## mac_16bit
module mac_16bit(out_rounded,md,mr,clk,rst);
output reg [26:0] out_rounded;
input [15:0] md,mr;               
input clk,rst;
reg [15:0] MD,MR;
reg [39:0] acc;
wire [39:0] mult_out;
wire [17:0] PP0,PP1,PP2,PP3,PP4,PP5,PP6,PP7,PP8;
reg [31:0] PP0_reg,PP1_reg,PP2_reg,PP3_reg,PP4_reg,PP5_reg,PP6_reg,PP7_reg,PP8_reg;
wire [31:0] PP0_FULL,PP1_FULL,PP2_FULL,PP3_FULL,PP4_FULL,PP5_FULL,PP6_FULL,PP7_FULL,PP8_FULL;
wire [7:0] neg;
wire [31:0] sum0,carry0,sum1,carry1,sum2,carry2,sum3,carry3,sum4,carry4,sum5,carry5,sum6,carry6;
wire [39:0] new_acc;
reg [2:0] setup_count;
reg setup_completed;
reg [8:0] count;
generatePartialProducts PP(.PP0(PP0),.PP1(PP1),.PP2(PP2),.PP3(PP3),.PP4(PP4),.PP5(PP5),.PP6(PP6),.PP7(PP7),.PP8(PP8),.neg(neg),.MD(MD),.MR(MR));
genvar i;
assign PP0_FULL[16:0] = PP0;
for(i=31; i>16; i=i-1) begin
  assign PP0_FULL[i] = PP0_FULL[16];
end
assign PP1_FULL[18:2] = PP1;
for(i=31; i>18; i=i-1) begin
  assign PP1_FULL[i] = PP1_FULL[18];
end
assign PP1_FULL[1] = 1'b0;
assign PP1_FULL[0] = neg[0];
assign PP2_FULL[20:4] = PP2;
for(i=31; i>20; i=i-1) begin
  assign PP2_FULL[i] = PP2_FULL[20];
end
assign PP2_FULL[3] = 1'b0;
assign PP2_FULL[2] = neg[1];
for(i=0; i<2; i=i+1) begin
  assign PP2_FULL[i] = 1'b0;
end
assign PP3_FULL[22:6] = PP3;
for(i=31; i>22; i=i-1) begin
  assign PP3_FULL[i] = PP3_FULL[22];
end
assign PP3_FULL[5] = 1'b0;
assign PP3_FULL[4] = neg[2];
for(i=0; i<4; i=i+1) begin
  assign PP3_FULL[i] = 1'b0;
end
assign PP4_FULL[24:8] = PP4;
for(i=31; i>24; i=i-1) begin
  assign PP4_FULL[i] = PP4_FULL[24];
end
assign PP4_FULL[7] = 1'b0;
assign PP4_FULL[6] = neg[3];
for(i=0; i<6; i=i+1) begin
  ...
Size in the first run: about 260 flip-flops, about 0.020 mm² of cells after synthesis.
clock: 3.45 ns
lec_check: 0
cap_margin: 40
core_margin: 2
core_utilization: 72
cts_cluster_diameter: 260
cts_cluster_size: 15
place_density_lb_addon: 0.15
setup_slack_margin: 0.99
slew_margin: 20
run.sh (not shown) runs the stock make flow with config.mk's settings and CLKGATE_MAP_FILE=.
The baseline finished but failed the layout checks on setup timing.
==> next run, changes <==
Settings changed: CAP_MARGIN 40 to 20, CORE_UTILIZATION 72 to 40, CTS_CLUSTER_DIAMETER 260 to not set, CTS_CLUSTER_SIZE 15 to not set, PLACE_DENSITY_LB_ADDON 0.15 to not set, SETUP_SLACK_MARGIN 0.99 to not set.
Clock period 3.45 ns to 6.9 ns, I/O delays scaled along.
Outcome: The new run finished clean; first-iteration DRC count is lower by 71%; clock skew is lower by 0.040 ns; count of clock-buffer cells in the layout is higher by 20; hold slack barely changes; fmax is higher by 27%; via count is lower by 24%.
==> next run, changes <==
Settings changed: ABC_AREA set to 1, MAX_ROUTING_LAYER set to met4, TNS_END_PERCENT set to 85.
Clock period 6.9 ns to 9.72 ns, I/O delays scaled along.
=> Sequential cell count does not change; critical path depth stays the same; via count went down by 7.4%; worst setup slack improves by 2.7 ns; clock skew came out higher by 0.0050 ns; routed wire length decreases by 7.9%; final cell count goes up by 1.7%.
==> next run, changes <==
Settings changed: ABC_AREA 1 to not set, CORE_UTILIZATION 40 to 72, CTS_CLUSTER_SIZE set to 40, MAX_ROUTING_LAYER met4 to not set, PLACE_DENSITY_LB_ADDON set to 0.0, TNS_END_PERCENT 85 to not set.
Clock period 9.72 ns to 3.73 ns, I/O delays scaled along.
- This time the run completed, yet does not pass: setup timing
- routed wire length went up by a quarter to a third
- worst setup slack loses 6.4 ns
- global-route usage climbs by 19 points
- fmax falls by a few percent
- via count goes up by a quarter to a third
- cell area increases by roughly a tenth
- flip-flop count does not change
- count of clock-buffer cells in the layout climbs by 3
- final cell count decreases by a few percent
- utilization goes up by 44 points
==> next run, changes <==
Settings changed: CTS_CLUSTER_SIZE 40 to not set.
Clock period 3.73 ns to 6.4 ns, I/O delays scaled along.
=> The new run finished but failed the layout checks on setup timing. First-iteration DRC count fell by 21%. Setup slack gets better by 3.0 ns. Wire length decreases by 16%. Synthesized cell count is unchanged. Clock skew hardly moves. Clock-buffer cell count came out lower by 5.
